### flow/constraint.sdc
create_clock -name core_clock -period 14.7 [get_ports {clk}]
set_input_delay 2.9400 -clock core_clock [delete_from_list [all_inputs] [get_ports {clk}]]
set_output_delay 2.9400 -clock core_clock [all_outputs]
set_load 0.01 [all_outputs]
### flow/run.sh
#!/bin/bash
# the make line also repeats each setting of config.mk as NAME=value (left out here)
make -C /OpenROAD-flow-scripts/flow DESIGN_CONFIG=/design/flow/config.mk WORK_HOME=/design/flow/orfs CLKGATE_MAP_FILE= finish
### flow/design.v
module conv(clk,rst,clear,w_w,w_in,if_w,if_in,out);
 input	clk;
 input	rst;
 input	clear;
 input	w_w;
 input	if_w;	
 input [16-1:0] w_in;
 input [16-1:0] if_in;
 output signed [16*2+1:0]out;
 wire signed [16*2:0]out1;
 reg signed [16-1:0] weight [2:0];
 reg signed [16-1:0] feature [2:0];
 always@(posedge rst  or posedge clk)
begin
if(rst)
begin
weight[0]<=16'd0;
weight[1]<=16'd0;
weight[2]<=16'd0;
feature[0]<=16'd0;
feature[1]<=16'd0;
feature[2]<=16'd0;
end
else if(clear)
begin
weight[0]<=16'd0;
weight[1]<=16'd0;
weight[2]<=16'd0;
feature[0]<=16'd0;
feature[1]<=16'd0;
feature[2]<=16'd0;
end
else
begin
if(w_w==1'b1 )
begin
weight[0]<=weight[1];
weight[1]<=weight[2];
weight[2]<=w_in;
end
if(if_w==1'b1 )
begin
feature[0]<=feature[1];
feature[1]<=feature[2];
feature[2]<=if_in;
end
end
end
assign out1 = weight[2]*feature[2]+weight[1]*feature[1]+weight[0]*feature[0];
assign out  ={out1[32],out1};
endmodule
module sat_adder(in0, in1, in2, sum);
input  signed[33:0]	in0, in1, in2;
output signed[15:0]	sum;
wire signed[35:0]temp=(in0+in1+in2);
assign sum=($signed(temp)>$signed(36'd255))?16'd255:($signed(temp)<$signed(36'd0))?16'd0:temp[15:0];
endmodule
module Controller (clk, rst, ROM_IF_A, ROM_W_A, ROM_IF_OE, ROM_W_OE, RAM_A, 
					RAM_WE, RAM_OE, sel_if, sel_w, clear, done);
  parameter INIT    = 3'b000,READ_W=3'b001,WRITE=3'b010,READ_C=3'b011,READ_9=3'b100,Done=3'b101;
  input         clk;
  input         rst;
  output reg [19:0] ROM_IF_A, ROM_W_A;
  output reg		ROM_IF_OE, ROM_W_OE;
  output reg [19:0] RAM_A;
  output reg		RAM_WE;
  output reg		RAM_OE;
  output reg [2:0]  sel_if, sel_w;
  output reg		clear;
  output reg 		done;
  reg	[2:0] tsel_if, tsel_w;
  reg   [2:0]  state,n_state;
  reg	[19:0] column;
  reg   [19:0]  row;
  reg   [3:0]	counter;
always@(posedge clk or posedge rst)begin 
if(rst)
	state<=INIT;
else
	state<=n_state;
end
always@(posedge clk or posedge rst)begin 
  if(rst)begin
    counter<=4'd0;
  end
else if(state==READ_W && counter==4'd9)
      counter<=4'd0;
  else if(state==READ_W)
     counter<=counter+4'd1;
  else if(state==READ_C)
     counter<=counter+4'd1;
  else if(state==READ_9)
     counter<=counter+4'd1;
  else if(state==WRITE || state==INIT)
     counter<=4'd0;
end
always@(*)begin 
    if(state==INIT)begin
    sel_w=3'b0;
      sel_if=3'b0;
end
else if(state==READ_W)
	begin
if(counter==4'd0)begin
                  sel_w=3'b000;
		  sel_if=3'b000;
              end
else  if(counter==4'd1)begin
  			sel_w=3'b001;
		  sel_if=3'b001;
end
else if(counter==4'd2)begin
  			sel_w=3'b001;
		  sel_if=3'b001;
end
else if(counter==4'd3)begin
  			sel_w=3'b001;
		  sel_if=3'b001;
end
else   if(counter==4'd4)begin
                  sel_w=3'b010;
		  sel_if=3'b010;
              end
else   if(counter==4'd5)begin
                  sel_w=3'b010;
		  sel_if=3'b010;
              end
else   if(counter==4'd6)begin
                  sel_w=3'b010;
		  sel_if=3'b010;
              end
else  if(counter==4'd7)begin
                  sel_w=3'b100;
	          sel_if=3'b100;
              end
else  if(counter==4'd8)begin
                  sel_w=3'b100;
	          sel_if=3'b100;
              end
else  if(counter==4'd9)begin
                  sel_w=3'b100;
	          sel_if=3'b100;
              end
else begin
 	           sel_w=3'b100;
	          sel_if=3'b100;
    end
end
else if(state==READ_C)
	begin
          if(counter==4'd0)begin
                  sel_if=3'b000;
	            sel_w=3'b000;
              end
         else if(counter==4'd1)begin
                  sel_if=3'b001;
			sel_w=3'b000;
              end
         else if(counter==4'd2)begin
                  sel_if=3'b010;
			sel_w=3'b000;
              end
	 else if(counter==4'd3)begin
                  sel_if=3'b100;
			sel_w=3'b000;
              end
else  begin
			sel_if=3'b100;
			sel_w=3'b000;
end
    end
else if(state==READ_9)begin
if(counter==4'd0)begin
                  sel_w=3'b000;
		  sel_if=3'b000;
              end
else  if(counter==4'd1)begin
  			sel_w=3'b000;
		  sel_if=3'b001;
end
else if(counter==4'd2)begin
  			sel_w=3'b000;
		  sel_if=3'b001;
end
else if(counter==4'd3)begin
  			sel_w=3'b000;
		  sel_if=3'b001;
end
else   if(counter==4'd4)begin
                  sel_w=3'b000;
		  sel_if=3'b010;
              end
else   if(counter==4'd5)begin
                  sel_w=3'b000;
		  sel_if=3'b010;
              end
else   if(counter==4'd6)begin
                  sel_w=3'b000;
		  sel_if=3'b010;
              end
else  if(counter==4'd7)begin
                  sel_w=3'b000;
	          sel_if=3'b100;
              end
else  if(counter==4'd8)begin
                  sel_w=3'b000;
	          sel_if=3'b100;
              end
else  if(counter==4'd9)begin
                  sel_w=3'b000;
	          sel_if=3'b100;
              end
else begin
sel_w=3'b000;
	          sel_if=3'b100;
end
end
	else if(state==WRITE)
   begin
	          sel_if=3'b000;
                  sel_w=3'b000;
    end
     else
begin
		sel_if=3'b000;
                  sel_w=3'b000;
end
end
always@(*)begin 
if(state==INIT)
RAM_A=20'd0;
if(column==20'd0)
RAM_A=(row<<8)+column;
else
RAM_A=(row<<8)+(column-20'd2);
end
always@(*)begin 
if(state==INIT)
ROM_IF_A=20'd0;
 else   if(state==READ_W)begin
   if(counter==4'd0)begin
    ROM_IF_A=(row<<8)+(row<<1)+column;
   end
  else if(counter==4'd1)begin
    ROM_IF_A=(row<<8)+(row<<1)+(column+20'd1);
   end
   else if(counter==4'd2)begin
    ROM_IF_A=(row<<8)+(row<<1)+(column+20'd2);
   end
   else if(counter==4'd3)begin
    ROM_IF_A=((row+20'd1)<<8)+((row+20'd1)<<1)+column;
   end
    else if(counter==4'd4)begin
    ROM_IF_A=((row+20'd1)<<8)+((row+20'd1)<<1)+(column+20'd1);
   end
    else if(counter==4'd5)begin
    ROM_IF_A=((row+20'd1)<<8)+((row+20'd1)<<1)+(column+20'd2);
   end
    else if(counter==4'd6)begin
    ROM_IF_A=((row+20'd2)<<8)+((row+20'd2)<<1)+column;
   end
    else if(counter==4'd7)begin
    ROM_IF_A=((row+20'd2)<<8)+((row+20'd2)<<1)+(column+20'd1);
   end
    else if(counter==4'd8)begin
    ROM_IF_A=((row+20'd2)<<8)+((row+20'd2)<<1)+(column+20'd2);
   end
    else if(counter==4'd9)begin
    ROM_IF_A=((row+20'd2)<<8)+((row+20'd2)<<1)+(column+20'd2);
   end
else ROM_IF_A=((row+20'd2)<<8)+((row+20'd2)<<1)+(column+20'd2);
   end
   else if(state==READ_9)begin
    if(counter==4'd0)begin
    ROM_IF_A=(row<<8)+(row<<1)+column;
   end
  else if(counter==4'd1)begin
    ROM_IF_A=(row<<8)+(row<<1)+(column+20'd1);
   end
   else if(counter==4'd2)begin
    ROM_IF_A=(row<<8)+(row<<1)+(column+20'd2);
   end
   else if(counter==4'd3)begin
    ROM_IF_A=((row+20'd1)<<8)+((row+20'd1)<<1)+column;
   end
    else if(counter==4'd4)begin
    ROM_IF_A=((row+20'd1)<<8)+((row+20'd1)<<1)+(column+20'd1);
   end
    else if(counter==4'd5)begin
    ROM_IF_A=((row+20'd1)<<8)+((row+20'd1)<<1)+(column+20'd2);
   end
    else if(counter==4'd6)begin
    ROM_IF_A=((row+20'd2)<<8)+((row+20'd2)<<1)+column;
   end
    else if(counter==4'd7)begin
    ROM_IF_A=((row+20'd2)<<8)+((row+20'd2)<<1)+(column+20'd1);
   end
    else if(counter==4'd8)begin
    ROM_IF_A=((row+20'd2)<<8)+((row+20'd2)<<1)+(column+20'd2);
   end
    else if(counter==4'd9)begin
    ROM_IF_A=((row+20'd2)<<8)+((row+20'd2)<<1)+(column+20'd2);
   end
else ROM_IF_A=((row+20'd2)<<8)+((row+20'd2)<<1)+(column+20'd2);
    end   
   else if(state==READ_C)begin
          if(counter==4'd0)begin
             ROM_IF_A=(row<<8)+(row<<1)+column;
          end
         else if(counter==4'd1)begin
             ROM_IF_A=((row+20'd1)<<8)+((row+20'd1)<<1)+column;
          end
         else if(counter==4'd2)begin
             ROM_IF_A=((row+20'd2)<<8)+((row+20'd2)<<1)+column;
          end
	 else if(counter==4'd3)begin
             ROM_IF_A=((row+20'd2)<<8)+((row+20'd2)<<1)+column;
          end
         else
 ROM_IF_A=((row+20'd2)<<8)+((row+20'd2)<<1)+column;
   end
else
ROM_IF_A=20'd0;
end
always@(*)begin 
   if(state==INIT)
ROM_W_A=20'd0;
 else   if(state==READ_W)begin
          if(counter==4'd0)begin
             ROM_W_A=20'd0;
              end
         else if(counter==4'd1)begin
             ROM_W_A=20'd1;
              end
         else if(counter==4'd2)begin
             ROM_W_A=20'd2;
              end
         else if(counter==4'd3)begin
             ROM_W_A=20'd3;
              end
         else if(counter==4'd4)begin
             ROM_W_A=20'd4;
              end
         else if(counter==4'd5)begin
             ROM_W_A=20'd5;
              end
         else if(counter==4'd6)begin
             ROM_W_A=20'd6;
              end
         else if(counter==4'd7)begin
             ROM_W_A=20'd7;
              end
         else if(counter==4'd8)begin
             ROM_W_A=20'd8;
              end
	else if(counter==4'd9)begin
	ROM_W_A=20'd8;
	end
else ROM_W_A=20'd8;
    end   
else
ROM_W_A=20'd0;
end
always@(posedge clk or posedge rst)begin 
  if(rst)begin
     column<=20'd0;
	 row<=20'd0;
  end
else if (column==20'd0 && state==WRITE)
begin
column<=column+20'd3;
end
  else if(state==WRITE && column==20'd257)begin
        column<=20'd0;
        row<=row+20'd1;
   end
  else if(state==WRITE)
   column<=column+20'd1;
  else if(state==READ_C)
  row<=row;
end
always@(*)begin 
  case(state)
       INIT:begin
            n_state=READ_W;
end
       READ_W:begin
                  if(counter==4'd9)
                     n_state=WRITE;
                  else
                     n_state=READ_W;
              end
       READ_C:begin
                  if(counter==4'd3)
                     n_state=WRITE;
                  else
                     n_state=READ_C;
              end
       READ_9:begin
                  if(counter==4'd9)
                     n_state=WRITE;
                  else
                     n_state=READ_9;
              end
       WRITE:begin
                  if(column==20'd257&&row==20'd255)
                     n_state=Done;
                  else if(column==20'd257)
                     n_state=READ_9;
                  else
                     n_state=READ_C;
              end
       Done:n_state=INIT;    
 default:n_state=Done;
endcase
end
always@(*)begin  
case(state)
INIT:begin
	ROM_IF_OE=1'b0;
	ROM_W_OE=1'b0;
	RAM_WE=1'b0;
	RAM_OE=1'b0;
	clear=1'b0;
	done=1'b0;
	end
READ_W:begin
        ROM_IF_OE=1'b1;
	ROM_W_OE=1'b1;
	RAM_WE=1'b0;
	RAM_OE=1'b0;
	clear=1'b0;
	done=1'b0;
      end
WRITE:begin
      ROM_IF_OE=1'b0;
	ROM_W_OE=1'b0;
	RAM_WE=1'b1;
	RAM_OE=1'b0;
	clear=1'b0;
	done=1'b0;
	end
READ_C:begin
      ROM_IF_OE=1'b1;
	ROM_W_OE=1'b0;
	RAM_WE=1'b0;
	RAM_OE=1'b0;
	clear=1'b0;
	done=1'b0;
	end
READ_9:begin
      ROM_IF_OE=1'b1;
	ROM_W_OE=1'b0;
	RAM_WE=1'b0;
	RAM_OE=1'b0;
	clear=1'b0;
	done=1'b0;
	end
Done:begin
      ROM_IF_OE=1'b0;
	ROM_W_OE=1'b0;
	RAM_WE=1'b0;
	RAM_OE=1'b0;
	clear=1'b0;
	done=1'b1;
	end
default:begin
	ROM_IF_OE=1'b0;
	ROM_W_OE=1'b0;
	RAM_WE=1'b0;
	RAM_OE=1'b0;
	clear=1'b0;
	done=1'b0;
	end
endcase
end
endmodule
`timescale 1ns/10ps
module system (clk, rst, ROM_IF_Q, ROM_W_Q, RAM_Q, ROM_IF_A, ROM_W_A,
  ROM_IF_OE, ROM_W_OE, RAM_A, RAM_WE, RAM_OE, RAM_D, done);
  input         clk;
  input         rst;
  input  [15:0] ROM_IF_Q, ROM_W_Q;
  input  [15:0] RAM_Q;
  output [19:0] ROM_IF_A, ROM_W_A;
  output		ROM_IF_OE, ROM_W_OE;
  output [19:0] RAM_A;
  output        RAM_WE;
  output        RAM_OE;
  output [15:0] RAM_D;
  output        done;
  wire [2:0]  sel_if, sel_w;
  wire 		  clear;
  wire [33:0]	out0, out1, out2;
  conv conv1 (
  .clk(clk), .rst(rst), .clear(clear), .w_w(sel_w[0]), .w_in(ROM_W_Q), .if_w(sel_if[0]), .if_in(ROM_IF_Q), .out(out0));
  conv conv2 (
  .clk(clk), .rst(rst), .clear(clear), .w_w(sel_w[1]), .w_in(ROM_W_Q), .if_w(sel_if[1]), .if_in(ROM_IF_Q), .out(out1));
  conv conv3 (
  .clk(clk), .rst(rst), .clear(clear), .w_w(sel_w[2]), .w_in(ROM_W_Q), .if_w(sel_if[2]), .if_in(ROM_IF_Q), .out(out2));
  sat_adder a1 (
  .in0(out0), .in1(out1), .in2(out2), .sum(RAM_D));
  Controller c1(
  .clk(clk), .rst(rst), .ROM_IF_A(ROM_IF_A), .ROM_W_A(ROM_W_A), .ROM_IF_OE(ROM_IF_OE),
  .ROM_W_OE(ROM_W_OE), .RAM_A(RAM_A), .RAM_WE(RAM_WE), .RAM_OE(RAM_OE), .sel_if(sel_if),
  .sel_w(sel_w), .clear(clear), .done(done));
endmodule
### flow/config.mk
export PLATFORM = sky130hd
export DESIGN_NAME = system
export DESIGN_NICKNAME = system
export VERILOG_FILES = /design/flow/design.v
export SDC_FILE = /design/flow/constraint.sdc
export NUM_CORES = 4
export LEC_CHECK = 0
export CAP_MARGIN = 20
export CORE_MARGIN = 2
export CORE_UTILIZATION = 65
export CTS_CLUSTER_SIZE = 40
export MAX_ROUTING_LAYER = met4
export SETUP_SLACK_MARGIN = -1.41
export SLEW_MARGIN = 20
==> results of run 1 <==
-- per-stage QoR --
stage | area [um2] | cells | hold slack [ns] | total power, W
floorplan | 122000 | 13241 | 0.414 | 0.00117
global placement | 135000 | 16806 | 0.420 | 0.00136
detailed placement | 135000 | 16806 | 0.426 | 0.00137
CTS | 137000 | 16918 | 0.434 | 0.00291
global route | 139000 | 16956 | 0.446 | 0.00298
finish | 139000 | 16966 | 0.431 | 0.00291
-- routing by layer --
| metal | up-vias | part of all wire [%] |
|---|---|---|
| met2 | 4250 | 47 |
| met3 | 1152 | 8.4 |
| li1 | 42474 | - |
| met5 | - | 0 |
| met1 | 49307 | 38 |
| met4 | 0 | 6.6 |
-- final cells by class --
class / count / share of cell area (%)
Antenna cell: 16 / 0.0288
Clock buffer: 69 / 1.09
Clock inverter: 32 / 0.350
Inverter: 3036 / 8.21
Multi-Input combinational cell: 9416 / 73.1
Sequential cell: 338 / 6.15
Tap cell: 2480 / 2.23
Timing Repair Buffer: 1579 / 8.85
-- timing repair --
| action | in CTS | in global routing |
|---|---|---|
| pin swaps | 47 | 165 |
| setup endpoints to repair | 8 | 8 |
| hold buffers | 0 | 0 |
| buffers inserted | 12 | 40 |
| resized | 75 | 335 |
==> results.ini, run 1 <==
[timing]
fin_crit_ns = 17.97
hold_viol_final = 0
drv_slew = 0
finalSetupViolations = 8
final.setup.tns_ns = -25.76
grt_setup_unrepaired = true
fin_worst_skew_ns = 0.0191
max_clock_freq_ghz = 0.0556
ratio_of_final_minimum_period_to_clock_period_pct = 122
tightest_slew_ns = 1.20
worst_slew_margin_rel_pct = 20.0
worst_slack_ns = -3.27

[pwr]
power.net_switching_w = 0.000886
power.share.switching_pct = 30.4
power_share_of_the_combinational_group_pct = 14.8
power.leakage_nw = 70.1
power_density_nw_per_um2 = 21.0
power_sequential_w = 0.000945
clock_net_power_w = 0.00153
share_seq_of_total_power_pct = 32.5
part_of_the_total_power_dissipated_in_the_clock_network_pct = 52.7
peak_supply_drop_mv = 0.0925
dominant_power_group = the clock network
p_int_w = 0.00202
pwr.group.combinational_w = 0.000431

[logic_synthesis]
synthesis.yosys.warnings = 4
yosys.cell_types.count = 99
flip_flop_and_latch_count_after_synthesis = 338
ys.flop_type = sky130_fd_sc_hd__dfrtp_1
post_synthesis_adder_cell_area_fraction_pct = 53.9
yosys-top-cells-count = sky130_fd_sc_hd__inv_1 (3027), sky130_fd_sc_hd__fa_1 (2608), sky130_fd_sc_hd__nand2_1 (1446), sky130_fd_sc_hd__ha_1 (1058), sky130_fd_sc_hd__and2_1 (1027)
avgSynthCellArea_um2 = 9.19
post-synth-top-area-fraction_pct = 43.0
synthesis.area_um2 = 121000
synthArstFlopShare_pct = 100
synthTopCellsByArea = sky130_fd_sc_hd__fa_1 (43%), sky130_fd_sc_hd__ha_1 (11%), sky130_fd_sc_hd__inv_1 (9.4%), sky130_fd_sc_hd__dfrtp_1 (6.9%), sky130_fd_sc_hd__and2_1 (5.3%)
xor_area_share_pct = 4.44
synthAoiAreaFrac_pct = 7.01
mux_area_share_pct = 2.74
postSynthSeqShare_pct = 6.96
enable_flop_cells = 0
ys_top_logic_family = adder cells
synth-cells-yosys = 13217
netlist.top_cell.by_instances = sky130_fd_sc_hd__inv_1
top_area_cell = sky130_fd_sc_hd__fa_1
synthesis.instances = 13217
synth_simple_gate_area_share_pct = 14.1
synth_chip_area_um2 = 121000

[detailed_routing]
detail_route.wl_per_cell_um = 21.6
postRouteAntennaNets = 0
route.final.wire_length_um = 366000
first_pass_iters = 6
detail_route.iter0.violations = 7442
routed_via_density = 5.73
detailroute.via_count = 97183
drcViolationCount = 0

[worst_hold_path]
holdCritPathClass = reg -> reg
whs_path_depth = 0
hold_path_end = c1.state[0]$_DFF_PP1_
worst_hold_startpoint = c1.state[4]$_DFF_PP0_

[placement]
numPortBuffers = 89
detailed_place_hpwl_um = 307000
place_congestion = 1.04
dp_slack_ns = -3.47

[critical_path]
setup.worst_path.end_class = primary output
setup.worst_path.start = conv2.feature[1][6]$_DFFE_PP0P_
timing.setup.critical_path_class = reg -> out
crit_required_ns = 11.76
worst_setup_path_endpoint = RAM_D[6]
rr_endpoint = conv2.feature[1][3]$_DFFE_PP0P_
timing.critical_path.fanout_max = 5
path_buffers = 17
critPathLaunchType = flop
critical_path.top_delay_family = adder cells
regToRegStartpoint = c1.counter[0]$_DFFE_PP0P_
r2r_setup_slack_ns = 9.95
critical-path-max-stage-delay_ns = 0.58
slowest_stage = sky130_fd_sc_hd__or4_4
timing.critical_path.arrival_ns = 15.03
cp_num_cells = 61
cp_common_cell = sky130_fd_sc_hd__fa_1
worst_r2r_path_depth = 11

[floorplanning]
boundary_pins = 131
num_rows = 158
die_area_um2 = 190000
initial_utilization_pct = 65.4
die_h_um = 436
dieWidth_um = 436
core_um2 = 186000

[global_routing]
grt_pass1_vias = 105945
use_met1_pct = 49.8
track_usage_pct = 40.3
global_route.usage.met2_pct = 63.5
grt_overflow_total = 0
global_route.peak_usage_layer = met2
grt_max_degree = 97
wire_length_of_the_first_global_routing_pass_um = 576000
groute.layer.met3.usage_pct = 6.93
antenna_found_initial = 11

[run_status]
check.faults = setup timing
status = failed layout checks

[cts]
cts-htree-levels = 2
numCtsBuffers = 54
cts_tree = built
cts.sink_count = 338
cts_max_path_buffers = 3
insertion_delay_ns = 0.72
clkTransAtPathRegs_ns = 0.07
cts_root_buf = sky130_fd_sc_hd__clkbuf_16

[final_layout]
final_util_pct = 74.8
fill_cells = 13122
areaGrowthSynthToFinish_pct = 14.4
finish.net_count = 18141
regArea_um2 = 8540
logic_area_um2 = 102000

[run]
log.warning_count = 83
drv.max_cap_violation_count = 0

==> run 2: changes to the inputs <==
- ABC_AREA: default -> 0
- CORE_UTILIZATION: 65 -> 72
- CTS_CLUSTER_SIZE: 40 -> default
- MAX_ROUTING_LAYER: met4 -> default
- SETUP_SLACK_MARGIN: -1.41 -> -0.83
- clock period: 14.7 -> 11.9 ns (I/O delays scaled with it)
==> results.ini, run 2 <==
[run_status]
status = failed layout checks
check.faults = setup timing

[critical_path]
timing.setup.critical_path_class = reg -> out
worst_setup_path_endpoint = RAM_D[3]
slowest_stage = sky130_fd_sc_hd__fa_1
path_buffers = 12  ; -5
critPathLaunchType = flop
regToRegStartpoint = c1.counter[2]$_DFFE_PP0P_
worst_r2r_path_depth = 11  ; unchanged
critical_path.top_delay_family = adder cells
setup.worst_path.end_class = primary output
timing.critical_path.arrival_ns = 15.70  ; +0.67 ns
r2r_setup_slack_ns = 7.15  ; -2.80 ns
timing.critical_path.fanout_max = 7  ; +2
cp_common_cell = sky130_fd_sc_hd__fa_1
critical-path-max-stage-delay_ns = 0.66  ; +0.08 ns
rr_endpoint = conv3.feature[0][3]$_DFFE_PP0P_
cp_num_cells = 53  ; -13%
crit_required_ns = 9.52  ; -2.24 ns
setup.worst_path.start = conv1.weight[2][12]$_DFFE_PP0P_

[pwr]
share_seq_of_total_power_pct = 32.9  ; +0.4 points
pwr.group.combinational_w = 0.000559  ; +30%
power.net_switching_w = 0.00113  ; +27%
clock_net_power_w = 0.00182  ; +19%
power.leakage_nw = 72.1  ; +2.8%
power.share.switching_pct = 31.8  ; +1.3 points
peak_supply_drop_mv = 0.119  ; +29%
p_int_w = 0.00242  ; +20%
power_share_of_the_combinational_group_pct = 15.8  ; +1.0 points
power_density_nw_per_um2 = 25.0  ; +19%
total_power_w = 0.00355  ; +22%
part_of_the_total_power_dissipated_in_the_clock_network_pct = 51.3  ; -1.4 points
power_sequential_w = 0.00117  ; +24%
dominant_power_group = the clock network

[detailed_routing]
drcViolationCount = 0  ; unchanged
detailroute.via_count = 105372  ; +8.4%
route.final.wire_length_um = 404000  ; +10%
routed_via_density = 6.16  ; +7.6%
detail_route.wl_per_cell_um = 23.6  ; +9.5%
detail_route.iter0.violations = 11262  ; +51%
postRouteAntennaNets = 0  ; unchanged
first_pass_iters = 7  ; +1

[global_routing]
wire_length_of_the_first_global_routing_pass_um = 613000  ; +6.4%
grt_pass1_vias = 113195  ; +6.8%
grt_overflow_total = 0  ; unchanged
grt_max_degree = 119  ; +23%
track_usage_pct = 46.0  ; +5.8 points
antenna_found_initial = 27  ; +16

[logic_synthesis]
synthesis.area_um2 = 121000  ; unchanged
synthTopCellsByArea = sky130_fd_sc_hd__fa_1 (43%), sky130_fd_sc_hd__ha_1 (11%), sky130_fd_sc_hd__inv_1 (9.4%), sky130_fd_sc_hd__dfrtp_1 (6.9%), sky130_fd_sc_hd__and2_1 (5.3%)
ys_top_logic_family = adder cells
yosys-top-cells-count = sky130_fd_sc_hd__inv_1 (3027), sky130_fd_sc_hd__fa_1 (2608), sky130_fd_sc_hd__nand2_1 (1446), sky130_fd_sc_hd__ha_1 (1058), sky130_fd_sc_hd__and2_1 (1027)
top_area_cell = sky130_fd_sc_hd__fa_1
synthAoiAreaFrac_pct = 7.01  ; unchanged
synth_simple_gate_area_share_pct = 14.1  ; unchanged
netlist.top_cell.by_instances = sky130_fd_sc_hd__inv_1
synth-cells-yosys = 13217  ; unchanged
synthArstFlopShare_pct = 100  ; unchanged
postSynthSeqShare_pct = 6.96  ; unchanged
post-synth-top-area-fraction_pct = 43.0  ; unchanged
synthesis.yosys.warnings = 4  ; unchanged
yosys.cell_types.count = 99  ; unchanged
synthesis.instances = 13217  ; unchanged
synth_chip_area_um2 = 121000  ; unchanged
post_synthesis_adder_cell_area_fraction_pct = 53.9  ; unchanged
ys.flop_type = sky130_fd_sc_hd__dfrtp_1
enable_flop_cells = 0  ; unchanged
flip_flop_and_latch_count_after_synthesis = 338  ; unchanged
mux_area_share_pct = 2.74  ; unchanged
xor_area_share_pct = 4.44  ; unchanged
avgSynthCellArea_um2 = 9.19  ; unchanged

[timing]
ratio_of_final_minimum_period_to_clock_period_pct = 152  ; +30 points
drv_slew = 0  ; unchanged
worst_slack_ns = -6.18  ; -2.91 ns
finalSetupViolations = 8  ; unchanged
final.setup.tns_ns = -49.15  ; -23.39 ns
max_clock_freq_ghz = 0.0553
tightest_slew_ns = 1.44  ; +0.247 ns
worst_slew_margin_rel_pct = 3.48  ; -17 points
fin_worst_skew_ns = 0.0353  ; +0.0162 ns
hold_viol_final = 0  ; unchanged
fin_crit_ns = 18.08
grt_setup_unrepaired = true
hold_ws_ns = 0.447  ; +0.0161 ns

[cts]
cts.sink_count = 338  ; unchanged
numCtsBuffers = 53  ; -1.9%
insertion_delay_ns = 0.75  ; +0.03 ns
cts-htree-levels = 2  ; unchanged
cts_max_path_buffers = 3  ; unchanged
cts.hold.buffers_added = 0  ; unchanged
cts_root_buf = sky130_fd_sc_hd__clkbuf_16
clkTransAtPathRegs_ns = 0.07  ; about the same
cts_tree = built

[placement]
place_congestion = 1.07  ; +3.2%
numPortBuffers = 89  ; unchanged
post-place-cells = 16881  ; +0.45%
detailed_place_hpwl_um = 317000  ; +3.4%

[floorplanning]
die_area_um2 = 172000  ; -9.6%
num_rows = 150  ; -5.1%
boundary_pins = 131  ; unchanged
die_h_um = 415  ; -4.9%
core_um2 = 167000  ; -9.8%
initial_utilization_pct = 72.6  ; +7.1 points
dieWidth_um = 415  ; -4.9%

[run]
log.warning_count = 97  ; +17%
drv.max_cap_violation_count = 0  ; unchanged

[worst_hold_path]
whs_path_depth = 0  ; unchanged
worst_hold_startpoint = c1.state[4]$_DFF_PP0_
holdCritPathClass = reg -> reg
hold_path_end = c1.state[0]$_DFF_PP1_

[final_layout]
number_of_cells_in_the_finished_layout_apart_from_fillers = 17103  ; +0.81%
finish.net_count = 18530  ; +2.1%
fill_cells = 8909  ; -32%
final_util_pct = 84.8  ; +10 points
areaGrowthSynthToFinish_pct = 16.9

run 2: cell type report:
cell class / instances / area, um2 / area share, %
clock inverters: 29 / 387 / 0.272
clock buffers: 70 / 1530 / 1.08
diodes: 41 / 103 / 0.0723
multi-input cells: 9416 / 102000 / 71.8
flip-flops and latches: 338 / 8550 / 6.03
inverters: 3036 / 11400 / 8.03
repair buffers: 1969 / 15300 / 10.8
well taps: 2204 / 2760 / 1.94
run 2: metal layers:
metal | part of all wire, % | vias to the layer above | GRT usage (%)
li1 | - | 43244 | -
met1 | 34 | 51799 | 56.7
met2 | 45 | 7742 | 72.1
met3 | 12 | 2565 | 11.4
met4 | 9.3 | 22 | 31.5
met5 | 0.053 | - | 0
run 2: what timing repair did:
action,4_1_cts,5_1_grt
setup buffers,34,58
resized,165,243
endpoints found under the setup margin,8,8
pin swaps,72,140
run 2: metrics by stage:
| step | worst slack [ns] | area (um2) |
|---|---|---|
| finish | -6.18 | 142000 |
| global route | -6.42 | 142000 |
| CTS | -5.39 | 140000 |
| detailed placement | -5.50 | 138000 |
| global placement | -5.02 | 138000 |
| floorplan | -3.45 | 122000 |
==> run 3: changes to the inputs <==
- ABC_AREA: 0 -> default
- CORE_UTILIZATION: 72 -> 60
- SETUP_SLACK_MARGIN: -0.83 -> default
- clock period: 11.9 -> 9.63 ns (I/O delays scaled with it)
==> results.ini, run 3 <==
[placement]
place_congestion = 1.03  ; -4.2%
dp_slack_ns = -7.27  ; -1.77 ns
detailed_place_hpwl_um = 316000  ; -0.44%
post-place-cells = 17390  ; +3.0%
numPortBuffers = 89  ; unchanged

[pwr]
power.leakage_nw = 72.5  ; +0.49%
power_density_nw_per_um2 = 30.1  ; +20%
power.share.switching_pct = 31.3  ; -0.47 points
share_seq_of_total_power_pct = 33.4  ; +0.5 points
pwr.group.combinational_w = 0.000678  ; +21%
power_sequential_w = 0.00144  ; +23%
clock_net_power_w = 0.00219  ; +20%
power.net_switching_w = 0.00135  ; +20%
dominant_power_group = the clock network
power_share_of_the_combinational_group_pct = 15.7  ; about the same
p_int_w = 0.00297  ; +22%
peak_supply_drop_mv = 0.152  ; +28%
part_of_the_total_power_dissipated_in_the_clock_network_pct = 50.8  ; -0.5 points
total_power_w = 0.00432  ; +22%

[detailed_routing]
detail_route.wl_per_cell_um = 21.0  ; -11%
detail_route.iter0.violations = 7341  ; -35%
detailroute.via_count = 97649  ; -7.3%
first_pass_iters = 7  ; unchanged
postRouteAntennaNets = 0  ; unchanged
route.final.wire_length_um = 370000  ; -8.5%
drcViolationCount = 0  ; unchanged
routed_via_density = 5.54  ; -10%

[logic_synthesis]
synth-cells-yosys = 13217  ; unchanged
xor_area_share_pct = 4.44  ; unchanged
synthesis.area_um2 = 121000  ; unchanged
mux_area_share_pct = 2.74  ; unchanged
synth_chip_area_um2 = 121000  ; unchanged
yosys-top-cells-count = sky130_fd_sc_hd__inv_1 (3027), sky130_fd_sc_hd__fa_1 (2608), sky130_fd_sc_hd__nand2_1 (1446), sky130_fd_sc_hd__ha_1 (1058), sky130_fd_sc_hd__and2_1 (1027)
synthArstFlopShare_pct = 100  ; unchanged
ys.flop_type = sky130_fd_sc_hd__dfrtp_1
synthTopCellsByArea = sky130_fd_sc_hd__fa_1 (43%), sky130_fd_sc_hd__ha_1 (11%), sky130_fd_sc_hd__inv_1 (9.4%), sky130_fd_sc_hd__dfrtp_1 (6.9%), sky130_fd_sc_hd__and2_1 (5.3%)
synthAoiAreaFrac_pct = 7.01  ; unchanged
enable_flop_cells = 0  ; unchanged
top_area_cell = sky130_fd_sc_hd__fa_1
postSynthSeqShare_pct = 6.96  ; unchanged
ys_top_logic_family = adder cells
synthesis.instances = 13217  ; unchanged
post_synthesis_adder_cell_area_fraction_pct = 53.9  ; unchanged
synthesis.yosys.warnings = 4  ; unchanged
synth_simple_gate_area_share_pct = 14.1  ; unchanged
yosys.cell_types.count = 99  ; unchanged
flip_flop_and_latch_count_after_synthesis = 338  ; unchanged
avgSynthCellArea_um2 = 9.19  ; unchanged
post-synth-top-area-fraction_pct = 43.0  ; unchanged
netlist.top_cell.by_instances = sky130_fd_sc_hd__inv_1

[cts]
clkTransAtPathRegs_ns = 0.06  ; about the same
cts_root_buf = sky130_fd_sc_hd__clkbuf_16
cts_tree = built
cts_max_path_buffers = 3  ; unchanged
cts.sink_count = 338  ; unchanged
insertion_delay_ns = 0.75  ; about the same
cts-htree-levels = 2  ; unchanged
numCtsBuffers = 54  ; +1.9%
cts.hold.buffers_added = 0  ; unchanged

[timing]
fin_worst_skew_ns = 0.0577  ; +0.0224 ns
worst_slew_margin_rel_pct = 24.9  ; +21 points
drv_slew = 0  ; unchanged
worst_slack_ns = -7.10  ; -0.924 ns
ratio_of_final_minimum_period_to_clock_period_pct = 174  ; +22 points
finalSetupViolations = 8  ; unchanged
grt_setup_unrepaired = true
max_clock_freq_ghz = 0.0598
fin_crit_ns = 16.73
hold_viol_final = 0  ; unchanged
tightest_slew_ns = 1.13  ; -0.317 ns

[run_status]
status = failed layout checks
check.faults = setup timing

[global_routing]
grt_overflow_total = 0  ; unchanged
grt_max_degree = 122  ; +2.5%
wire_length_of_the_first_global_routing_pass_um = 583000  ; -4.9%
antenna_found_initial = 21  ; -22%
grt_pass1_vias = 104429  ; -7.7%
track_usage_pct = 36.7  ; -9.4 points

[worst_hold_path]
whs_path_depth = 0  ; unchanged
worst_hold_startpoint = c1.state[4]$_DFF_PP0_
holdCritPathClass = reg -> reg
hold_path_end = c1.state[0]$_DFF_PP1_

[run]
drv.max_cap_violation_count = 0  ; unchanged
log.warning_count = 92  ; -5.2%

[critical_path]
cp_common_cell = sky130_fd_sc_hd__fa_1
r2r_setup_slack_ns = 4.41  ; -2.74 ns
critical-path-max-stage-delay_ns = 0.60  ; -0.06 ns
critPathLaunchType = flop
crit_required_ns = 7.70  ; -1.82 ns
setup.worst_path.end_class = primary output
worst_setup_path_endpoint = RAM_D[7]
slowest_stage = sky130_fd_sc_hd__fa_1
timing.setup.critical_path_class = reg -> out
timing.critical_path.arrival_ns = 14.80  ; -0.90 ns
worst_r2r_path_depth = 12  ; +1
setup.worst_path.start = conv1.feature[2][4]$_DFFE_PP0P_
rr_endpoint = conv3.feature[1][6]$_DFFE_PP0P_
regToRegStartpoint = c1.counter[0]$_DFFE_PP0P_
path_buffers = 12  ; unchanged
critical_path.top_delay_family = adder cells
timing.critical_path.fanout_max = 6  ; -1
cp_num_cells = 54  ; +1.9%

[final_layout]
areaGrowthSynthToFinish_pct = 18.1
fill_cells = 15699  ; +76%
number_of_cells_in_the_finished_layout_apart_from_fillers = 17613  ; +3.0%
finish.net_count = 18594  ; +0.35%

[floorplanning]
core_um2 = 202000  ; +20%
die_h_um = 454  ; +9.5%
num_rows = 165  ; +10%
die_area_um2 = 206000  ; +20%
initial_utilization_pct = 60.2  ; -12 points
boundary_pins = 131  ; unchanged
dieWidth_um = 454  ; +9.5%

run 3: repair_timing:
| action | in CTS | in global routing |
|---|---|---|
| setup buffers | 35 | 73 |
| cloned | 0 | 0 |
| resized | 182 | 368 |
| endpoints found under the setup margin | 8 | 12 |
| pin swaps | 89 | 216 |
run 3: area by class of cell:
class	instances	area [um2]	share of cell area (%)
well taps	2672	3340	2.33
inverters	3036	11400	7.94
clock inverters	28	358	0.249
repair buffers	2032	15900	11.1
clock buffers	70	1490	1.04
diodes	21	52.6	0.0366
flip-flops and latches	338	8550	5.96
multi-input cells	9416	102000	71.4
run 3: routing by layer:
layer  vias to the layer above  GRT usage, %  part of all wire (%)
met5                         -             0                 0.020
met4                        12          15.4                   5.0
met3                       815          6.06                   7.9
met2                      3741          58.6                    47
met1                     49668          49.7                    40
li1                      43413             -                     -
run 3: through the flow:
stage          TNS (ns)  hold WS [ns]  area, um2  util (%)
2_1_floorplan    -42.11         0.414     122000         -
3_3_place_gp     -56.49         0.422     139000      68.8
3_5_place_dp     -58.08         0.424     139000      68.8
4_1_cts          -57.09         0.432     141000      70.1
5_1_grt          -60.12         0.439     143000      71.1
6_report         -56.47         0.440     144000      71.1
==> run 4: changes to the inputs <==
- CAP_MARGIN: 20 -> 10
- CELL_PAD_IN_SITES_DETAIL_PLACEMENT: default -> 1
- CELL_PAD_IN_SITES_GLOBAL_PLACEMENT: default -> 2
- CORE_ASPECT_RATIO: default -> 1.85
- CORE_MARGIN: 2 -> 7
- CORE_UTILIZATION: 60 -> 40
- CTS_CLUSTER_SIZE: default -> 62
- MAX_ROUTING_LAYER: default -> met5
- TNS_END_PERCENT: default -> 30
- clock period: 9.63 -> 12.0 ns (I/O delays scaled with it)
==> results.ini, run 4 <==
[run_status]
status = failed layout checks
check.faults = setup timing

[timing]
worst_slack_ns = -5.75  ; +1.35 ns
hold_viol_final = 0  ; unchanged
finalSetupViolations = 8  ; unchanged
fin_crit_ns = 17.75
grt_setup_unrepaired = true
drv_slew = 0  ; unchanged
max_clock_freq_ghz = 0.0563
ratio_of_final_minimum_period_to_clock_period_pct = 148  ; -26 points
tightest_slew_ns = 1.21  ; +0.0825 ns
worst_slew_margin_rel_pct = 19.2  ; -5.8 points
fin_worst_skew_ns = 0.0873  ; +0.0296 ns

[floorplanning]
die_h_um = 764  ; +68%
core_um2 = 302000  ; +50%
dieWidth_um = 419  ; -7.7%
num_rows = 275  ; +67%
boundary_pins = 131  ; unchanged
die_area_um2 = 320000  ; +55%
initial_utilization_pct = 40.2  ; -20 points

[pwr]
peak_supply_drop_mv = 0.128  ; -16%
total_power_w = 0.00348  ; -19%
power.net_switching_w = 0.00116  ; -14%
p_int_w = 0.00232  ; -22%
clock_net_power_w = 0.00175  ; -20%
dominant_power_group = the clock network
power_share_of_the_combinational_group_pct = 16.4  ; +0.7 points
part_of_the_total_power_dissipated_in_the_clock_network_pct = 50.3  ; -0.5 points
power.share.switching_pct = 33.3  ; +2.0 points
power_sequential_w = 0.00116  ; -19%
power.leakage_nw = 72.7  ; +0.33%
share_seq_of_total_power_pct = 33.3  ; about the same
power_density_nw_per_um2 = 24.0  ; -20%
pwr.group.combinational_w = 0.000569  ; -16%

[cts]
cts.sink_count = 338  ; unchanged
cts.hold.buffers_added = 0  ; unchanged
cts-htree-levels = 2  ; unchanged
cts_tree = built
cts_max_path_buffers = 3  ; unchanged
insertion_delay_ns = 0.78  ; +0.03 ns
clkTransAtPathRegs_ns = 0.06  ; about the same
numCtsBuffers = 49  ; -9.3%
cts_root_buf = sky130_fd_sc_hd__clkbuf_16

[critical_path]
timing.setup.critical_path_class = reg -> out
worst_setup_path_endpoint = RAM_D[1]
cp_common_cell = sky130_fd_sc_hd__fa_1
path_buffers = 18  ; +6
timing.critical_path.fanout_max = 7  ; +1
critical-path-max-stage-delay_ns = 0.57  ; -0.03 ns
worst_r2r_path_depth = 13  ; +1
r2r_setup_slack_ns = 7.27  ; +2.86 ns
regToRegStartpoint = c1.counter[0]$_DFFE_PP0P_
critical_path.top_delay_family = adder cells
timing.critical_path.arrival_ns = 15.35  ; +0.55 ns
rr_endpoint = conv3.feature[1][1]$_DFFE_PP0P_
cp_num_cells = 60  ; +11%
critPathLaunchType = flop
setup.worst_path.end_class = primary output
slowest_stage = sky130_fd_sc_hd__fa_1
setup.worst_path.start = conv2.feature[2][4]$_DFFE_PP0P_
crit_required_ns = 9.60  ; +1.90 ns

[detailed_routing]
route.final.wire_length_um = 466000  ; +26%
drcViolationCount = 0  ; unchanged
detail_route.iter0.violations = 3428  ; -53%
detail_route.wl_per_cell_um = 24.5  ; +17%
routed_via_density = 5.13  ; -7.5%
first_pass_iters = 6  ; -1
postRouteAntennaNets = 0  ; unchanged
detailroute.via_count = 97420  ; -0.23%

[logic_synthesis]
synthArstFlopShare_pct = 100  ; unchanged
post-synth-top-area-fraction_pct = 43.0  ; unchanged
synthesis.instances = 13217  ; unchanged
netlist.top_cell.by_instances = sky130_fd_sc_hd__inv_1
yosys.cell_types.count = 99  ; unchanged
flip_flop_and_latch_count_after_synthesis = 338  ; unchanged
yosys-top-cells-count = sky130_fd_sc_hd__inv_1 (3027), sky130_fd_sc_hd__fa_1 (2608), sky130_fd_sc_hd__nand2_1 (1446), sky130_fd_sc_hd__ha_1 (1058), sky130_fd_sc_hd__and2_1 (1027)
postSynthSeqShare_pct = 6.96  ; unchanged
ys_top_logic_family = adder cells
ys.flop_type = sky130_fd_sc_hd__dfrtp_1
mux_area_share_pct = 2.74  ; unchanged
synthesis.yosys.warnings = 4  ; unchanged
synth-cells-yosys = 13217  ; unchanged
xor_area_share_pct = 4.44  ; unchanged
synthesis.area_um2 = 121000  ; unchanged
synth_chip_area_um2 = 121000  ; unchanged
top_area_cell = sky130_fd_sc_hd__fa_1
avgSynthCellArea_um2 = 9.19  ; unchanged
synthAoiAreaFrac_pct = 7.01  ; unchanged
enable_flop_cells = 0  ; unchanged
synth_simple_gate_area_share_pct = 14.1  ; unchanged
post_synthesis_adder_cell_area_fraction_pct = 53.9  ; unchanged
synthTopCellsByArea = sky130_fd_sc_hd__fa_1 (43%), sky130_fd_sc_hd__ha_1 (11%), sky130_fd_sc_hd__inv_1 (9.4%), sky130_fd_sc_hd__dfrtp_1 (6.9%), sky130_fd_sc_hd__and2_1 (5.3%)

[final_layout]
fin_area_um2 = 145000  ; +0.89%
areaGrowthSynthToFinish_pct = 19.2
finish.net_count = 18637  ; +0.23%

[global_routing]
grt_overflow_total = 0  ; unchanged
grt_pass1_vias = 116791  ; +12%
antenna_found_initial = 30  ; +43%
track_usage_pct = 29.3  ; -7.3 points
grt_max_degree = 103  ; -16%
wire_length_of_the_first_global_routing_pass_um = 708000  ; +21%

[worst_hold_path]
holdCritPathClass = reg -> reg
worst_hold_startpoint = c1.state[4]$_DFF_PP0_
whs_path_depth = 0  ; unchanged
hold_path_end = c1.state[0]$_DFF_PP1_

[placement]
detailed_place_hpwl_um = 412000  ; +30%
place_congestion = 0.948  ; -7.8%
detailed_place.area_um2 = 142000  ; +2.3%
numPortBuffers = 89  ; unchanged

[run]
log.warning_count = 88  ; -4.3%
drv.max_cap_violation_count = 0  ; unchanged

-- run 4: cell type report --
| type | instances | area (um2) |
|---|---|---|
| antenna | 27 | 67.6 |
| clock buffer | 57 | 1330 |
| clock inverter | 34 | 480 |
| fill | 34880 | 158000 |
| inverter | 3036 | 11400 |
| multi-input combinational | 9416 | 101000 |
| sequential | 338 | 8510 |
| tap | 4016 | 5020 |
| timing repair buffer | 2080 | 16800 |
-- run 4: layer usage --
metal | up-vias | track usage (%) | part of all wire [%]
li1 | 43434 | - | -
met1 | 51269 | 30.6 | 35
met2 | 1762 | 58.0 | 56
met3 | 943 | 2.09 | 2.4
met4 | 12 | 15.2 | 6.5
met5 | - | 0 | 0.020
-- run 4: timing repair --
action                                  4_1_cts  5_1_grt
endpoints found under the setup margin        8        8
pin swaps                                    42       20
buffers inserted                              9       16
gates cloned                                  0        0
resized                                     116       75
-- run 4: through the flow --
stage | util (%) | instances | setup TNS (ns) | hold WS (ns) | worst slack (ns)
2_1_floorplan | - | 13241 | -26.94 | 0.414 | -3.38
3_3_place_gp | 47.0 | 18861 | -45.44 | 0.372 | -5.69
3_5_place_dp | 46.9 | 18861 | -47.85 | 0.385 | -6.00
4_1_cts | 47.7 | 18961 | -47.05 | 0.404 | -5.94
5_1_grt | 47.9 | 18988 | -49.92 | 0.409 | -6.31
6_report | 47.9 | 19004 | -45.42 | 0.395 | -5.75
==> run 5: changes to the inputs <==
- ABC_AREA: default -> 1
- CAP_MARGIN: 10 -> 20
- CELL_PAD_IN_SITES_DETAIL_PLACEMENT: 1 -> default
- CELL_PAD_IN_SITES_GLOBAL_PLACEMENT: 2 -> default
- CORE_ASPECT_RATIO: 1.85 -> default
- CORE_MARGIN: 7 -> 2
- CORE_UTILIZATION: 40 -> 72
- CTS_CLUSTER_SIZE: 62 -> default
- MAX_ROUTING_LAYER: met5 -> default
- PLACE_DENSITY_LB_ADDON: default -> 0.18
- SETUP_SLACK_MARGIN: default -> -0.96
- TNS_END_PERCENT: 30 -> default
- clock period: 12.0 -> 12.5 ns (I/O delays scaled with it)
==> results.ini, run 5 <==
[logic_synthesis]
post-synth-top-area-fraction_pct = 42.1  ; -0.84 points
flip_flop_and_latch_count_after_synthesis = 338  ; unchanged
avgSynthCellArea_um2 = 8.05  ; -12%
synthTopCellsByArea = sky130_fd_sc_hd__fa_1 (42%), sky130_fd_sc_hd__inv_1 (14%), sky130_fd_sc_hd__ha_1 (11%), sky130_fd_sc_hd__nand2_1 (10%), sky130_fd_sc_hd__dfrtp_1 (6.8%)
yosys.cell_types.count = 68  ; -31%
synthesis.instances = 15397  ; +16%
ys_top_logic_family = adder cells
netlist.top_cell.by_instances = sky130_fd_sc_hd__inv_1
synth_simple_gate_area_share_pct = 13.2  ; -0.89 points
synth_chip_area_um2 = 124000  ; +2.0%
postSynthSeqShare_pct = 6.83  ; -0.14 points
synthesis.yosys.warnings = 4  ; unchanged
top_area_cell = sky130_fd_sc_hd__fa_1
enable_flop_cells = 0  ; unchanged
synthesis.area_um2 = 124000  ; +2.0%
ys.flop_type = sky130_fd_sc_hd__dfrtp_1
yosys-top-cells-count = sky130_fd_sc_hd__inv_1 (4474), sky130_fd_sc_hd__nand2_1 (3362), sky130_fd_sc_hd__fa_1 (2608), sky130_fd_sc_hd__ha_1 (1058), sky130_fd_sc_hd__clkbuf_1 (638)
synthAoiAreaFrac_pct = 6.33  ; -0.69 points
mux_area_share_pct = 0.996  ; -1.7 points
synthArstFlopShare_pct = 100  ; unchanged
xor_area_share_pct = 4.02  ; -0.42 points
synth-cells-yosys = 15397  ; +16%
post_synthesis_adder_cell_area_fraction_pct = 52.8  ; -1.0 points

[run_status]
status = did not finish
tool.error = [ERROR GRT-0116] Global routing finished with congestion. Check the congestion regions in the DRC Viewer.
lastStage = global routing (5_1_grt)

[floorplanning]
boundary_pins = 131  ; unchanged
initial_utilization_pct = 72.3  ; +32 points
die_area_um2 = 175000  ; -45%
core_um2 = 171000  ; -43%
die_h_um = 419  ; -45%
dieWidth_um = 419  ; about the same
num_rows = 152  ; -45%

[placement]
place_congestion = 1.10  ; +16%
dp_slack_ns = -3.93  ; +2.07 ns
detailed_place_hpwl_um = 358000  ; -13%
numPortBuffers = 89  ; unchanged
post-place-cells = 18790  ; -0.38%

[cts]
cts_max_path_buffers = 3  ; unchanged
cts-htree-levels = 2  ; unchanged
numCtsBuffers = 49  ; unchanged
cts.sink_count = 338  ; unchanged
cts_root_buf = sky130_fd_sc_hd__clkbuf_16

[global_routing]
track_usage_pct = 66.2
grt_overflow_total = 117

[run 5: per-stage QoR]
stage / area [um2] / hold slack (ns) / setup TNS (ns)
floorplan: 125000 / 0.414 / -16.19
global placement: 139000 / 0.378 / -27.86
detailed placement: 139000 / 0.369 / -30.87
CTS: 143000 / 0.388 / -27.31
[run 5: repair_timing]
action | 4_1_cts
endpoints found under the setup margin | 8
gates cloned | 0
setup buffers | 113
hold buffers | 0
pin swaps | 201
resized | 544
[run 5: routing by layer]
| layer | global-route usage [%] | overflow |
|---|---|---|
| met2 | 84.7 | 42 |
| met1 | 69.2 | 6 |
| met5 | 28.3 | 4 |
| met4 | 60.4 | 51 |
| met3 | 46.2 | 14 |
==> run 6: changes to the inputs <==
- ABC_AREA: 1 -> default
- PLACE_DENSITY: default -> 0.44
- PLACE_DENSITY_LB_ADDON: 0.18 -> default
- SETUP_SLACK_MARGIN: -0.96 -> default
- clock period: 12.5 -> 18.9 ns (I/O delays scaled with it)
==> results.ini, run 6 <==
[detailed_routing]
route.final.wire_length_um = 356000
detail_route.wl_per_cell_um = 22.4
detailroute.via_count = 95942
routed_via_density = 6.02
first_pass_iters = 8
detail_route.iter0.violations = 8484
postRouteAntennaNets = 0
drcViolationCount = 0

[critical_path]
timing.critical_path.fanout_max = 6
regToRegStartpoint = c1.counter[3]$_DFFE_PP0P_
worst_r2r_path_depth = 9
setup.worst_path.start = conv2.weight[2][6]$_DFFE_PP0P_
r2r_setup_slack_ns = 14.24
rr_endpoint = conv3.feature[1][14]$_DFFE_PP0P_
slowest_stage = sky130_fd_sc_hd__fa_1
timing.critical_path.arrival_ns = 15.46
path_buffers = 16
worst_setup_path_endpoint = RAM_D[6]
critical-path-max-stage-delay_ns = 0.57
cp_num_cells = 57
timing.setup.critical_path_class = reg -> out
critical_path.top_delay_family = adder cells
critPathLaunchType = flop
setup.worst_path.end_class = primary output
crit_required_ns = 15.12
cp_common_cell = sky130_fd_sc_hd__fa_1

[logic_synthesis]
synthArstFlopShare_pct = 100  ; unchanged
synth_chip_area_um2 = 121000  ; -1.9%
synthTopCellsByArea = sky130_fd_sc_hd__fa_1 (43%), sky130_fd_sc_hd__ha_1 (11%), sky130_fd_sc_hd__inv_1 (9.4%), sky130_fd_sc_hd__dfrtp_1 (6.9%), sky130_fd_sc_hd__and2_1 (5.3%)
xor_area_share_pct = 4.44  ; +0.42 points
synthesis.area_um2 = 121000  ; -1.9%
ys.flop_type = sky130_fd_sc_hd__dfrtp_1
yosys.cell_types.count = 99  ; +46%
synth-cells-yosys = 13217  ; -14%
yosys-top-cells-count = sky130_fd_sc_hd__inv_1 (3027), sky130_fd_sc_hd__fa_1 (2608), sky130_fd_sc_hd__nand2_1 (1446), sky130_fd_sc_hd__ha_1 (1058), sky130_fd_sc_hd__and2_1 (1027)
postSynthSeqShare_pct = 6.96  ; +0.14 points
synthesis.instances = 13217  ; -14%
synthAoiAreaFrac_pct = 7.01  ; +0.69 points
ys_top_logic_family = adder cells
mux_area_share_pct = 2.74  ; +1.7 points
synthesis.yosys.warnings = 4  ; unchanged
enable_flop_cells = 0  ; unchanged
top_area_cell = sky130_fd_sc_hd__fa_1
flip_flop_and_latch_count_after_synthesis = 338  ; unchanged
netlist.top_cell.by_instances = sky130_fd_sc_hd__inv_1
post_synthesis_adder_cell_area_fraction_pct = 53.9  ; +1.0 points
synth_simple_gate_area_share_pct = 14.1  ; +0.89 points
avgSynthCellArea_um2 = 9.19  ; +14%
post-synth-top-area-fraction_pct = 43.0  ; +0.84 points

[timing]
max_clock_freq_ghz = 0.0520
tightest_slew_ns = 1.19
worst_slack_ns = -0.338
drv_slew = 0
worst_slew_margin_rel_pct = 20.2
hold_viol_final = 0
hold_ws_ns = 0.421
final.setup.tns_ns = -2.03
fin_crit_ns = 19.24
ratio_of_final_minimum_period_to_clock_period_pct = 102
finalSetupViolations = 8
grt_setup_unrepaired = true
fin_worst_skew_ns = 0.0372

[run_status]
check.faults = setup timing
status = failed layout checks

[global_routing]
global_route.peak_usage_layer = met2
global_route.usage.met2_pct = 67.8
groute.layer.met3.usage_pct = 8.52
grt_max_degree = 66
track_usage_pct = 41.9
grt_overflow_total = 0
use_met1_pct = 52.9
wire_length_of_the_first_global_routing_pass_um = 560000
antenna_found_initial = 21
grt_pass1_vias = 103955

[final_layout]
finish.net_count = 17388
areaGrowthSynthToFinish_pct = 10.2
fill_cells = 10429
fin_area_um2 = 134000

[worst_hold_path]
whs_path_depth = 0
worst_hold_startpoint = c1.state[4]$_DFF_PP0_
holdCritPathClass = reg -> reg
hold_path_end = c1.state[0]$_DFF_PP1_

[floorplanning]
num_rows = 150  ; -1.3%
initial_utilization_pct = 72.6  ; +0.26 points
boundary_pins = 131  ; unchanged
die_area_um2 = 172000  ; -1.9%
core_um2 = 167000  ; -2.3%
die_h_um = 415  ; -0.97%
dieWidth_um = 415  ; -0.97%

[pwr]
power.leakage_nw = 66.1
power_density_nw_per_um2 = 16.1
power_sequential_w = 0.000736
peak_supply_drop_mv = 0.0703
dominant_power_group = the clock network
power.net_switching_w = 0.000676
pwr.group.combinational_w = 0.000327
power.share.switching_pct = 31.4
total_power_w = 0.00215
p_int_w = 0.00148
clock_net_power_w = 0.00109
part_of_the_total_power_dissipated_in_the_clock_network_pct = 50.6
share_seq_of_total_power_pct = 34.2
power_share_of_the_combinational_group_pct = 15.2

[placement]
detailed_place.area_um2 = 128000  ; -7.5%
place_congestion = 1.03  ; -5.8%
dp_slack_ns = -0.526  ; +3.40 ns
detailed_place_hpwl_um = 286000  ; -20%
numPortBuffers = 89  ; unchanged

[run]
log.warning_count = 83
drv.max_cap_violation_count = 0

[cts]
cts_tree = built
insertion_delay_ns = 0.74
cts-htree-levels = 2  ; unchanged
cts_max_path_buffers = 3  ; unchanged
numCtsBuffers = 50  ; +2.0%
clkTransAtPathRegs_ns = 0.07
cts_root_buf = sky130_fd_sc_hd__clkbuf_16
cts.sink_count = 338  ; unchanged
cts.hold.buffers_added = 0  ; unchanged

-- run 6: repair_timing --
| action | 4_1_cts | 5_1_grt |
|---|---|---|
| pin swaps | 161 | 173 |
| setup buffers | 97 | 38 |
| endpoints found under the setup margin | 8 | 8 |
| gates resized | 477 | 235 |
-- run 6: layer usage --
layer	part of all wire, %	vias up
met5	0.025	-
met4	7.1	14
met3	9.5	1365
met2	47	4951
met1	36	48673
li1	-	40939
-- run 6: cell type report --
class / count / area, um2 / area share, %
multi-input combinational: 9416 / 103000 / 76.6
timing repair buffer: 830 / 6800 / 5.08
inverter: 3036 / 11400 / 8.52
sequential: 338 / 8580 / 6.41
tap: 2204 / 2760 / 2.06
antenna: 6 / 15.0 / 0.0112
clock inverter: 30 / 377 / 0.281
clock buffer: 64 / 1430 / 1.06
-- run 6: through the flow --
stage	util (%)	cells
6_report	80.0	15924
5_1_grt	80.0	15920
4_1_cts	79.1	15885
3_5_place_dp	76.5	15702
3_3_place_gp	76.5	15702
2_1_floorplan	-	13241
==> run 7: changes to the inputs <==
- PLACE_DENSITY: 0.44 -> default
- PLACE_DENSITY_LB_ADDON: default -> 0.18
- clock period: 18.9 -> 18.2 ns (I/O delays scaled with it)
==> results.ini, run 7 <==
[pwr]
peak_supply_drop_mv = 0.0771  ; +9.8%
power_density_nw_per_um2 = 16.3  ; +1.3%
share_seq_of_total_power_pct = 34.6  ; +0.4 points
part_of_the_total_power_dissipated_in_the_clock_network_pct = 50.2  ; -0.4 points
dominant_power_group = the clock network
p_int_w = 0.00150  ; +1.6%
power_share_of_the_combinational_group_pct = 15.2  ; about the same
clock_net_power_w = 0.00111  ; about the same
power.leakage_nw = 68.0  ; +2.8%
total_power_w = 0.00221  ; +2.5%
power.net_switching_w = 0.000708  ; +4.7%
power_sequential_w = 0.000764  ; +3.8%
power.share.switching_pct = 32.1  ; +0.65 points
pwr.group.combinational_w = 0.000335  ; +2%

[critical_path]
crit_required_ns = 14.56  ; -0.56 ns
cp_common_cell = sky130_fd_sc_hd__fa_1
rr_endpoint = conv3.feature[0][3]$_DFFE_PP0P_
critical_path.top_delay_family = adder cells
worst_setup_path_endpoint = RAM_D[4]
r2r_setup_slack_ns = 13.20  ; -1.04 ns
regToRegStartpoint = c1.counter[0]$_DFFE_PP0P_
setup.worst_path.end_class = primary output
timing.critical_path.arrival_ns = 15.37  ; -0.09 ns
setup.worst_path.start = conv2.feature[2][1]$_DFFE_PP0P_
cp_num_cells = 59  ; +3.5%
critical-path-max-stage-delay_ns = 0.59  ; +0.02 ns
critPathLaunchType = flop
path_buffers = 15  ; -1
timing.critical_path.fanout_max = 4  ; -2
slowest_stage = sky130_fd_sc_hd__fa_1
timing.setup.critical_path_class = reg -> out
worst_r2r_path_depth = 12  ; +3

[timing]
worst_slack_ns = -0.815  ; -0.476 ns
max_clock_freq_ghz = 0.0526
finalSetupViolations = 8  ; unchanged
tightest_slew_ns = 1.13  ; -0.0624 ns
fin_worst_skew_ns = 0.0773  ; +0.0401 ns
fin_crit_ns = 19.01
drv_slew = 0  ; unchanged
worst_slew_margin_rel_pct = 24.4  ; +4.2 points
hold_viol_final = 0  ; unchanged
ratio_of_final_minimum_period_to_clock_period_pct = 104  ; +2.7 points
grt_setup_unrepaired = true

[logic_synthesis]
synth_simple_gate_area_share_pct = 14.1  ; unchanged
synthesis.area_um2 = 121000  ; unchanged
synthTopCellsByArea = sky130_fd_sc_hd__fa_1 (43%), sky130_fd_sc_hd__ha_1 (11%), sky130_fd_sc_hd__inv_1 (9.4%), sky130_fd_sc_hd__dfrtp_1 (6.9%), sky130_fd_sc_hd__and2_1 (5.3%)
netlist.top_cell.by_instances = sky130_fd_sc_hd__inv_1
post-synth-top-area-fraction_pct = 43.0  ; unchanged
xor_area_share_pct = 4.44  ; unchanged
mux_area_share_pct = 2.74  ; unchanged
synthesis.instances = 13217  ; unchanged
ys_top_logic_family = adder cells
synthAoiAreaFrac_pct = 7.01  ; unchanged
avgSynthCellArea_um2 = 9.19  ; unchanged
yosys.cell_types.count = 99  ; unchanged
ys.flop_type = sky130_fd_sc_hd__dfrtp_1
synthesis.yosys.warnings = 4  ; unchanged
synthArstFlopShare_pct = 100  ; unchanged
post_synthesis_adder_cell_area_fraction_pct = 53.9  ; unchanged
synth-cells-yosys = 13217  ; unchanged
yosys-top-cells-count = sky130_fd_sc_hd__inv_1 (3027), sky130_fd_sc_hd__fa_1 (2608), sky130_fd_sc_hd__nand2_1 (1446), sky130_fd_sc_hd__ha_1 (1058), sky130_fd_sc_hd__and2_1 (1027)
enable_flop_cells = 0  ; unchanged
flip_flop_and_latch_count_after_synthesis = 338  ; unchanged
synth_chip_area_um2 = 121000  ; unchanged
postSynthSeqShare_pct = 6.96  ; unchanged
top_area_cell = sky130_fd_sc_hd__fa_1

[placement]
place_congestion = 1.00  ; -3.2%
detailed_place.area_um2 = 131000  ; +2.5%
numPortBuffers = 89  ; unchanged
post-place-cells = 16120  ; +2.7%
dp_slack_ns = -0.749  ; -0.223 ns
detailed_place_hpwl_um = 292000  ; +2.2%

[floorplanning]
die_h_um = 415  ; unchanged
initial_utilization_pct = 72.6  ; unchanged
boundary_pins = 131  ; unchanged
dieWidth_um = 415  ; unchanged
die_area_um2 = 172000  ; unchanged
num_rows = 150  ; unchanged
core_um2 = 167000  ; unchanged

[global_routing]
wire_length_of_the_first_global_routing_pass_um = 565000  ; +0.93%
track_usage_pct = 42.2  ; +0.32 points
grt_max_degree = 88  ; +33%
grt_overflow_total = 0  ; unchanged
antenna_found_initial = 20  ; -4.8%
grt_pass1_vias = 105410  ; +1.4%

[detailed_routing]
detail_route.iter0.violations = 8618  ; +1.6%
postRouteAntennaNets = 0  ; unchanged
detail_route.wl_per_cell_um = 21.9  ; -2.1%
drcViolationCount = 0  ; unchanged
detailroute.via_count = 97025  ; +1.1%
route.final.wire_length_um = 357000  ; +0.20%
routed_via_density = 5.95  ; -1.2%
first_pass_iters = 6  ; -2

[run]
log.warning_count = 81  ; -2.4%
drv.max_cap_violation_count = 0  ; unchanged

[cts]
cts-htree-levels = 2  ; unchanged
cts.sink_count = 338  ; unchanged
numCtsBuffers = 52  ; +4.0%
cts_tree = built
insertion_delay_ns = 0.75  ; about the same
cts_max_path_buffers = 3  ; unchanged
clkTransAtPathRegs_ns = 0.06  ; about the same
cts_root_buf = sky130_fd_sc_hd__clkbuf_16

[worst_hold_path]
whs_path_depth = 0  ; unchanged
hold_path_end = c1.state[0]$_DFF_PP1_
worst_hold_startpoint = c1.state[4]$_DFF_PP0_
holdCritPathClass = reg -> reg

[final_layout]
finish.net_count = 17761  ; +2.1%
areaGrowthSynthToFinish_pct = 11.6
final_util_pct = 80.9  ; +0.98 points
fill_cells = 10230  ; -1.9%
number_of_cells_in_the_finished_layout_apart_from_fillers = 16297  ; +2.3%
fin_area_um2 = 136000  ; +1.2%

[run_status]
status = failed layout checks
check.faults = setup timing

## run 7: per-stage QoR
stage | hold WS (ns) | TNS, ns
floorplan | 0.414 | 0
global route | 0.402 | -8.83
global placement | 0.368 | -3.76
detailed placement | 0.370 | -5.76
finish | 0.383 | -6.14
CTS | 0.387 | -4.08
## run 7: cell type report
cell class                      instances  area, um2  area share, %
Tap cell                             2204       2760           2.03
Inverter                             3036      11400           8.41
Clock inverter                         36        424          0.313
Multi-Input combinational cell       9416     102000           75.0
Timing Repair Buffer                 1201       9400           6.94
Clock buffer                           59       1350          0.994
Antenna cell                            7       17.5         0.0129
Sequential cell                       338       8560           6.32
## run 7: layer usage
metal	GRT usage [%]	share of wire [%]	vias up
li1	-	-	41696
met1	53.7	36	49167
met3	9.50	9.9	1330
met2	67.3	47	4804
met5	0	0.067	-
met4	24.0	7.0	28
## run 7: timing repair
action / in CTS / in global routing
setup buffers: 41 / 34
pin swaps: 122 / 146
resized: 298 / 198
cloned: 0 / 0
hold buffers: 0 / 0
endpoints found under the setup margin: 8 / 8
Power is estimated from default activity; no workload was simulated.
